build 91:
// MACRegister
module MACRegister(
    input clk,
    input rst,
    input [1:0] opcode,
    input [15:0] a,
    input [15:0] b,
    output [31:0] dataOut
    );
Size: about 32 flip-flops, roughly 68 I/O pins.
Settings: LEC_CHECK=0, ABC_AREA=1, CAP_MARGIN=20, CORE_MARGIN=2, CORE_UTILIZATION=43, CTS_CLUSTER_DIAMETER=343, CTS_CLUSTER_SIZE=100, HOLD_SLACK_MARGIN=-0.09, SLEW_MARGIN=0, TNS_END_PERCENT=15; clock period 19.0 ns.
run.sh (not shown) runs the stock make flow with config.mk's settings and CLKGATE_MAP_FILE=.
Edits applied to the flow inputs when going from build 91 to build 92:
# build 91
export LEC_CHECK = 0
export ABC_AREA = 1
export CAP_MARGIN = 20
export CORE_MARGIN = 2
export CORE_UTILIZATION = 43
export CTS_CLUSTER_DIAMETER = 343
export CTS_CLUSTER_SIZE = 100
export HOLD_SLACK_MARGIN = -0.09
export SLEW_MARGIN = 0
export TNS_END_PERCENT = 15
create_clock -name core_clock -period 19.0 [get_ports {clk}]
# build 92
export LEC_CHECK = 0
export ABC_AREA = 1
export CAP_MARGIN = 20
export CORE_MARGIN = 2
export CORE_UTILIZATION = 72
export PLACE_DENSITY_LB_ADDON = 0.08
export SLEW_MARGIN = 20
create_clock -name core_clock -period 14.1 [get_ports {clk}]
--- outcome ---
Build 91 finished end to end and its layout was clean on timing, DRC and antenna. STATUS run=build 92 STAGES=ALL_DONE FINAL_CHECKS=FAILED CAUSE=negative setup slack. Lower cell area among build 91 and build 92: build 91. Across both runs, wire length of the first global-routing pass was higher for build 92 than for build 91. Share of the cycle needed by the critical path after routing is lower on build 91. Number of placed instances with taps included in build 92 is 98 below build 91.
Setup changes, build 92 to build 57
# build 92
export LEC_CHECK = 0
export ABC_AREA = 1
export CAP_MARGIN = 20
export CORE_MARGIN = 2
export CORE_UTILIZATION = 72
export PLACE_DENSITY_LB_ADDON = 0.08
export SLEW_MARGIN = 20
create_clock -name core_clock -period 14.1 [get_ports {clk}]
# build 57
export LEC_CHECK = 0
export CAP_MARGIN = 20
export CORE_MARGIN = 2
export CORE_UTILIZATION = 65
export SETUP_SLACK_MARGIN = 1.0
export SLEW_MARGIN = 20
create_clock -name core_clock -period 19.2 [get_ports {clk}]
Findings:
Build 57 did not stop at any stage, and its layout met the timing, design-rule and antenna checks. When the final numbers for build 92 and build 57 were put side by side, the non-clock buffer contribution to total cell area turned out to be greater in build 92. Build 92 → build 57: wire length after detailed routing moved down, number of cells in Yosys stat dropped 20%, via count of the first global-routing pass saw a decrease.
Relative to build 57, the following input files were edited for build 81:
# build 57
export LEC_CHECK = 0
export CAP_MARGIN = 20
export CORE_MARGIN = 2
export CORE_UTILIZATION = 65
export SETUP_SLACK_MARGIN = 1.0
export SLEW_MARGIN = 20
create_clock -name core_clock -period 19.2 [get_ports {clk}]
# build 81
export LEC_CHECK = 0
export ABC_AREA = 1
export CAP_MARGIN = 20
export CORE_MARGIN = 2
export CORE_UTILIZATION = 40
export MAX_ROUTING_LAYER = met4
export SLEW_MARGIN = 20
create_clock -name core_clock -period 29.9 [get_ports {clk}]
## What came out
Build 81 | stages: all done | timing, DRC, antenna: all pass. Build 57: done, clean on timing, DRC and antenna. Per the comparison of build 81 with build 57, combinational gate area shows a reduction of about 10%; DRC marker count from the first detailed-route iteration has increased. The total length of routed met2 wires in build 81 is 0.925 times that in build 57. Compared with build 57, build 81 shows final cell utilization of the core lower by 29 points.
Setup changes, build 81 to build 28
# build 81
export LEC_CHECK = 0
export ABC_AREA = 1
export CAP_MARGIN = 20
export CORE_MARGIN = 2
export CORE_UTILIZATION = 40
export MAX_ROUTING_LAYER = met4
export SLEW_MARGIN = 20
create_clock -name core_clock -period 29.9 [get_ports {clk}]
# build 28
export LEC_CHECK = 0
export CAP_MARGIN = 20
export CORE_MARGIN = 2
export CORE_UTILIZATION = 68
export SETUP_SLACK_MARGIN = -0.49
export SLEW_MARGIN = 20
create_clock -name core_clock -period 15.3 [get_ports {clk}]
Notes after the runs:
The flow for build 28 finished, though final verification flagged negative setup slack. Per the comparison of build 28 with build 81, portion of the layout cell area used by clock cells saw a decrease; number of multi-input combinational cells in the layout saw a decrease; total number of tap cells saw a decrease.
[inputs] build 89 vs build 28
# build 28
export LEC_CHECK = 0
export CAP_MARGIN = 20
export CORE_MARGIN = 2
export CORE_UTILIZATION = 68
export SETUP_SLACK_MARGIN = -0.49
export SLEW_MARGIN = 20
create_clock -name core_clock -period 15.3 [get_ports {clk}]
# build 89
export LEC_CHECK = 0
export ABC_AREA = 1
export CAP_MARGIN = 20
export CORE_MARGIN = 2
export CORE_UTILIZATION = 65
export SETUP_SLACK_MARGIN = 1.0
export SLEW_MARGIN = 20
create_clock -name core_clock -period 11.0 [get_ports {clk}]
Findings:
Going from build 28 to build 89, the sequential share of layout area was found to have gone down by 0.19 points.
Build 89 finished all stages; layout check result: FAIL, due to negative setup slack.
STATUS run=build 28 STAGES=ALL_DONE FINAL_CHECKS=FAILED CAUSE=negative setup slack
Taking build 28 as 1.0, build 89 lands at 1.2 on cell total after placement.
Per the comparison of build 89 with build 28, number of nets produced by synthesis saw an increase; vias after detailed routing rose 9.4%; tap cell instance count went up about 4.5%.
Final area for build 89 is higher than for build 28.
